==> run H: inputs <==
==> flow/design.v <==
module dff(out_a, in_a, clk);
	parameter bitwidth = 8;
	input signed[bitwidth - 1:0]in_a;
	input clk;
	output signed[bitwidth - 1:0]out_a;
	reg signed[bitwidth - 1:0]out_a;
	always@(posedge clk)
		out_a <= in_a;
 endmodule
module mul(out, in_c, in_a);
	input signed[7:0] in_a, in_c;
	output signed[13:0] out;
	wire signed[15:0]sum;
	assign sum = in_a * in_c;
	assign out = sum[15:2];
endmodule
module adder(sum, a, b, c, d);
	parameter bitwidth = 14;
	input signed[bitwidth - 1:0]a, b, c, d;
	output signed[bitwidth + 1:0]sum;
	assign sum = a + b + c + d;
endmodule
module total_fir(total_out, x_in, clk);
	input clk;
	input signed[7:0]x_in;
	output signed[15:0]total_out;
	wire signed[7:0]c0 = 8'b0_0010001;
	wire signed[7:0]c1 = 8'b1_1010111;
	wire signed[7:0]c2 = 8'b0_0011000;
	wire signed[7:0]c3 = 8'b1_1000110;
	wire signed[7:0]c4 = 8'b1_0001100;
	wire signed[7:0]c5 = 8'b0_1010110;
	wire signed[7:0]c6 = 8'b1_0011010;
	wire signed[7:0]c7 = 8'b0_0111010;
	wire signed[7:0]c8 = 8'b1_1110000;
	wire signed[7:0]c9 = 8'b0_1111111;
	wire signed[7:0]c10 = 8'b0_0001111;
	wire signed[7:0]c11 = 8'b1_1110111;
	wire signed[7:0]c12 = 8'b1_1101011;
	wire signed[7:0]c13 = 8'b1_0110110;
	wire signed[7:0]c14 = 8'b1_0111100;
	wire signed[7:0]c15 = 8'b1_1010000;
	wire signed[7:0]in_a;
	wire signed[7:0]d1_eigh_out, d2_eigh_out, d3_eigh_out, d4_eigh_out, d5_eigh_out, d6_eigh_out,
					d7_eigh_out, d8_eigh_out, d9_eigh_out, d10_eigh_out, d11_eigh_out, d12_eigh_out,
					d13_eigh_out, d14_eigh_out, d15_eigh_out, d16_eigh_out;
	wire signed[13:0]m1_out, m2_out, m3_out, m4_out, m5_out, m6_out, m7_out, m8_out, m9_out, m10_out,
					m11_out, m12_out, m13_out, m14_out, m15_out, m16_out; 
	wire signed[13:0]d1_fort_out, d2_fort_out, d3_fort_out,  d4_fort_out, d5_fort_out, d6_fort_out,
					d7_fort_out, d8_fort_out, d9_fort_out, d10_fort_out, d11_fort_out, d12_fort_out,
					d13_fort_out, d14_fort_out, d15_fort_out, d16_fort_out;
	wire signed[15:0]a1_out, a2_out, a3_out, a4_out;
	wire signed[15:0]d1_sixt_out, d2_sixt_out, d3_sixt_out, d4_sixt_out;
	wire signed[17:0]total_tmp, a5_out;
	assign in_a = x_in;
	dff #(8) dff_1_eigh( .out_a(d1_eigh_out), .in_a(in_a), .clk(clk) );
	mul mul_1( .out(m1_out), .in_c(c15), .in_a(d1_eigh_out) );
	dff #(14) dff_1_fort( .out_a(d1_fort_out), .in_a(m1_out), .clk(clk) );
	dff #(8) dff_2_eigh( .out_a(d2_eigh_out), .in_a(d1_eigh_out), .clk(clk) );
	mul mul_2( .out(m2_out), .in_c(c14), .in_a(d2_eigh_out) );
	dff #(14) dff_2_fort( .out_a(d2_fort_out), .in_a(m2_out), .clk(clk) );
	dff #(8) dff_3_eigh( .out_a(d3_eigh_out), .in_a(d2_eigh_out), .clk(clk) );
	mul mul_3( .out(m3_out), .in_c(c13), .in_a(d3_eigh_out) );
	dff #(14) dff_3_fort( .out_a(d3_fort_out), .in_a(m3_out), .clk(clk) );
	dff #(8) dff_4_eigh( .out_a(d4_eigh_out), .in_a(d3_eigh_out), .clk(clk) );
	mul mul_4( .out(m4_out), .in_c(c12), .in_a(d4_eigh_out) );
	dff #(14) dff_4_fort( .out_a(d4_fort_out), .in_a(m4_out), .clk(clk) );
	adder #(14) adder_1( .sum(a1_out), .a(d1_fort_out), .b(d2_fort_out), .c(d3_fort_out), .d(d4_fort_out) );
	dff #(16) dff_1_sixt( .out_a(d1_sixt_out), .in_a(a1_out), .clk(clk) );
	dff #(8) dff_5_eigh( .out_a(d5_eigh_out), .in_a(d4_eigh_out), .clk(clk) );
	mul mul_5( .out(m5_out), .in_c(c11), .in_a(d5_eigh_out) );
	dff #(14) dff_5_fort( .out_a(d5_fort_out), .in_a(m5_out), .clk(clk) );
	dff #(8) dff_6_eigh( .out_a(d6_eigh_out), .in_a(d5_eigh_out), .clk(clk) );
	mul mul_6( .out(m6_out), .in_c(c10), .in_a(d6_eigh_out) );
	dff #(14) dff_6_fort( .out_a(d6_fort_out), .in_a(m6_out), .clk(clk) );
	dff #(8) dff_7_eigh( .out_a(d7_eigh_out), .in_a(d6_eigh_out), .clk(clk) );
	mul mul_7( .out(m7_out), .in_c(c9), .in_a(d7_eigh_out) );
	dff #(14) dff_7_fort( .out_a(d7_fort_out), .in_a(m7_out), .clk(clk) );
	dff #(8) dff_8_eigh( .out_a(d8_eigh_out), .in_a(d7_eigh_out), .clk(clk) );
	mul mul_8( .out(m8_out), .in_c(c8), .in_a(d8_eigh_out) );
	dff #(14) dff_8_fort( .out_a(d8_fort_out), .in_a(m8_out), .clk(clk) );
	adder #(14) adder_2( .sum(a2_out), .a(d5_fort_out), .b(d6_fort_out), .c(d7_fort_out), .d(d8_fort_out) );
	dff #(16) dff_2_sixt( .out_a(d2_sixt_out), .in_a(a2_out), .clk(clk) );
	dff #(8) dff_9_eigh( .out_a(d9_eigh_out), .in_a(d8_eigh_out), .clk(clk) );
	mul mul_9( .out(m9_out), .in_c(c7), .in_a(d9_eigh_out) );
	dff #(14) dff_9_fort( .out_a(d9_fort_out), .in_a(m9_out), .clk(clk) );
	dff #(8) dff_10_eigh( .out_a(d10_eigh_out), .in_a(d9_eigh_out), .clk(clk) );
	mul mul_10( .out(m10_out), .in_c(c6), .in_a(d10_eigh_out) );
	dff #(14) dff_10_fort( .out_a(d10_fort_out), .in_a(m10_out), .clk(clk) );
	dff #(8) dff_11_eigh( .out_a(d11_eigh_out), .in_a(d10_eigh_out), .clk(clk) );
	mul mul_11( .out(m11_out), .in_c(c5), .in_a(d11_eigh_out) );
	dff #(14) dff_11_fort( .out_a(d11_fort_out), .in_a(m11_out), .clk(clk) );
	dff #(8) dff_12_eigh( .out_a(d12_eigh_out), .in_a(d11_eigh_out), .clk(clk) );
	mul mul_12( .out(m12_out), .in_c(c4), .in_a(d12_eigh_out) );
	dff #(14) dff_12_fort( .out_a(d12_fort_out), .in_a(m12_out), .clk(clk) );
	adder #(14) adder_3( .sum(a3_out), .a(d9_fort_out), .b(d10_fort_out), .c(d11_fort_out), .d(d12_fort_out) );
	dff #(16) dff_3_sixt( .out_a(d3_sixt_out), .in_a(a3_out), .clk(clk) );
	dff #(8) dff_13_eigh( .out_a(d13_eigh_out), .in_a(d12_eigh_out), .clk(clk) );
	mul mul_13( .out(m13_out), .in_c(c3), .in_a(d13_eigh_out) );
	dff #(14) dff_13_fort( .out_a(d13_fort_out), .in_a(m13_out), .clk(clk) );
	dff #(8) dff_14_eigh( .out_a(d14_eigh_out), .in_a(d13_eigh_out), .clk(clk) );
	mul mul_14( .out(m14_out), .in_c(c2), .in_a(d14_eigh_out) );
	dff #(14) dff_14_fort( .out_a(d14_fort_out), .in_a(m14_out), .clk(clk) );
	dff #(8) dff_15_eigh( .out_a(d15_eigh_out), .in_a(d14_eigh_out), .clk(clk) );
	mul mul_15( .out(m15_out), .in_c(c1), .in_a(d15_eigh_out) );
	dff #(14) dff_15_fort( .out_a(d15_fort_out), .in_a(m15_out), .clk(clk) );
	dff #(8) dff_16_eigh( .out_a(d16_eigh_out), .in_a(d15_eigh_out), .clk(clk) );
	mul mul_16( .out(m16_out), .in_c(c0), .in_a(d16_eigh_out) );
	dff #(14) dff_16_fort( .out_a(d16_fort_out), .in_a(m16_out), .clk(clk) );
	adder #(14) adder_4( .sum(a4_out), .a(d13_fort_out), .b(d14_fort_out), .c(d15_fort_out), .d(d16_fort_out) );
	dff #(16) dff_4_sixt( .out_a(d4_sixt_out), .in_a(a4_out), .clk(clk) );
	adder #(16) adder_5( .sum(a5_out), .a(d1_sixt_out), .b(d2_sixt_out), .c(d3_sixt_out), .d(d4_sixt_out) );
	dff #(18) dff_eighteen( .out_a(total_tmp), .in_a(a5_out), .clk(clk) );
	assign total_out = total_tmp[17:2];
endmodule
==> flow/run.sh <==
#!/bin/bash
# the make line also repeats each setting of config.mk as NAME=value (left out here)
make -C /OpenROAD-flow-scripts/flow DESIGN_CONFIG=/design/flow/config.mk WORK_HOME=/design/flow/orfs CLKGATE_MAP_FILE= finish
==> flow/config.mk <==
export PLATFORM = sky130hd
export DESIGN_NAME = total_fir
export DESIGN_NICKNAME = total_fir
export VERILOG_FILES = /design/flow/design.v
export SDC_FILE = /design/flow/constraint.sdc
export NUM_CORES = 4
export LEC_CHECK = 0
export ABC_AREA = 1
export CAP_MARGIN = 20
export CORE_MARGIN = 2
export CORE_UTILIZATION = 69
export CTS_CLUSTER_DIAMETER = 298
export CTS_CLUSTER_SIZE = 14
export HOLD_SLACK_MARGIN = 0.3
export SLEW_MARGIN = 20
==> flow/constraint.sdc <==
create_clock -name core_clock -period 2.52 [get_ports {clk}]
set_input_delay 0.5040 -clock core_clock [delete_from_list [all_inputs] [get_ports {clk}]]
set_output_delay 0.5040 -clock core_clock [all_outputs]
set_load 0.01 [all_outputs]
==> run G: changes against run H <==
==> flow/config.mk (replaced) <==
export PLATFORM = sky130hd
export DESIGN_NAME = total_fir
export DESIGN_NICKNAME = total_fir
export VERILOG_FILES = /design/flow/design.v
export SDC_FILE = /design/flow/constraint.sdc
export NUM_CORES = 4
export LEC_CHECK = 0
export CAP_MARGIN = 35
export CORE_ASPECT_RATIO = 0.78
export CORE_MARGIN = 2
export CORE_UTILIZATION = 50
export CTS_CLUSTER_DIAMETER = 294
export GPL_TIMING_DRIVEN = 1
export MIN_ROUTING_LAYER = met2
export PLACE_DENSITY = 0.95
export SETUP_SLACK_MARGIN = 0.12
export SLEW_MARGIN = 5
export TNS_END_PERCENT = 70
==> flow/constraint.sdc (replaced) <==
create_clock -name core_clock -period 3.16 [get_ports {clk}]
set_input_delay 0.6320 -clock core_clock [delete_from_list [all_inputs] [get_ports {clk}]]
set_output_delay 0.6320 -clock core_clock [all_outputs]
set_load 0.01 [all_outputs]
==> run F: changes against run H <==
==> flow/config.mk (replaced) <==
export PLATFORM = sky130hd
export DESIGN_NAME = total_fir
export DESIGN_NICKNAME = total_fir
export VERILOG_FILES = /design/flow/design.v
export SDC_FILE = /design/flow/constraint.sdc
export NUM_CORES = 4
export LEC_CHECK = 0
export ABC_AREA = 1
export CAP_MARGIN = 0
export CORE_MARGIN = 2
export CORE_UTILIZATION = 72
export CTS_CLUSTER_DIAMETER = 265
export MAX_ROUTING_LAYER = met4
export PLACE_DENSITY = 0.65
export SETUP_SLACK_MARGIN = -0.2
export SLEW_MARGIN = 20
==> flow/constraint.sdc (replaced) <==
create_clock -name core_clock -period 3.26 [get_ports {clk}]
set_input_delay 0.6520 -clock core_clock [delete_from_list [all_inputs] [get_ports {clk}]]
set_output_delay 0.6520 -clock core_clock [all_outputs]
set_load 0.01 [all_outputs]
==> run B: changes against run H <==
==> flow/config.mk (replaced) <==
export PLATFORM = sky130hd
export DESIGN_NAME = total_fir
export DESIGN_NICKNAME = total_fir
export VERILOG_FILES = /design/flow/design.v
export SDC_FILE = /design/flow/constraint.sdc
export NUM_CORES = 4
export LEC_CHECK = 0
export CAP_MARGIN = 20
export CORE_MARGIN = 2
export CORE_UTILIZATION = 9
export SLEW_MARGIN = 20
==> flow/constraint.sdc (replaced) <==
create_clock -name core_clock -period 7.61 [get_ports {clk}]
set_input_delay 1.5220 -clock core_clock [delete_from_list [all_inputs] [get_ports {clk}]]
set_output_delay 1.5220 -clock core_clock [all_outputs]
set_load 0.01 [all_outputs]
==> Changelog: implementation <==
### Implementation results

* Site Rows at 79
* Gr busiest metal: met2
* Status: aborted with a tool error
* Mux frac, synth at 0%
* Tool Error: [ERROR GRT-0116] Global routing finished with congestion. Check the congestion regions in the DRC Viewer.
* Post-synthesis net count at 4,589
* Top area cell types: dfxtp_1 (25%), ha_1 (22%), fa_1 (17%)
* Core box area at 0.0464 mm2
* DIE WIDTH at 220 um
* Dpl ws at -1.17 ns
* Complex Gates by Area at 6.08%
* Met3 usage at 57.3%
* Total track usage at 72.7%
* Yosys cell types at 38
* Simple share at 14.1%
* Fail Step: global routing (5_1_grt)
That was run H.
==> Changelog: implementation <==
## Flow update

* Status: no timing/DRC/antenna violations
* DIE WIDTH at 588 um
* Met3 usage at 0.623%
* Pre-Place Util at 9.04%
* Reg-to-Reg End: dff_7_fort.out_a[11]$_DFF_P_
* Complex Gates by Area at 10.2%
* Post-route insts no fill at 7,703
* Seq/total area at 21.1%
* Gr busiest metal: met2
* Top area cell types: dfxtp_1 (26%), ha_1 (23%), fa_1 (18%)
* Flop area at 0.00807 mm2
* First DRT Iteration DRCs at 764
* Simple share at 6.92%
* Site Rows at 214
* Yosys cell types at 67
* H-tree depth at 2
* Dpl ws at 2.68 ns
* DR pass1 iterations at 5
* Core box area at 0.340 mm2
* Post-synthesis net count at 3,934
That was run B.
==> Changelog: implementation <==
## Flow update

* Slack of the critical path at -0.478 ns
* Top area cell types: dfxtp_1 (25%), ha_1 (22%), fa_1 (17%)
* Most common cell in the synthesized netlist: inv_1
* Met3 usage at 4.61%
* Core box area at 0.0442 mm2
* Non-clock buffers, area share at 4.99%
* N_taps at 592
* Buffers and inverters on the worst path at 5
* Total track usage at 35.9%
* Gr busiest metal: met2
* Simple share at 14.1%
* Post-synthesis net count at 4,589
* Relative slew slack at 70.4%
* Final hold vios at 0
* Final setup fails at 50
* DIE WIDTH at 216 um
* Mux frac, synth at 0%
* Status: finished with violations
* Yosys cell types at 38
* SO Faults: setup timing
That was run F.
==> Changelog: implementation <==
### Implementation results

* Met3 usage at 76.2%
* Yosys cell types at 67
* Most common cell in the synthesized netlist: inv_1
* Simple share at 6.92%
* Fraction of registers with async set/reset at 0%
* Total of warnings raised by yosys at 4
* Status: aborted with a tool error
* Post-synthesis net count at 3,934
* Complex Gates by Area at 10.2%
* Mux frac, synth at 0.232%
* Core box area at 0.0610 mm2
* Tool Error: [ERROR GRT-0116] Global routing finished with congestion. Check the congestion regions in the DRC Viewer.
* Fail Step: global routing (5_1_grt)
* DIE HEIGHT at 223 um
* Dpl ws at -0.793 ns
* Gr busiest metal: met3
* DIE WIDTH at 285 um
* Total track usage at 71.2%
* Site Rows at 80
* Top area cell types: dfxtp_1 (26%), ha_1 (23%), fa_1 (18%)
* Clock buffer depth at 3
That was run G.
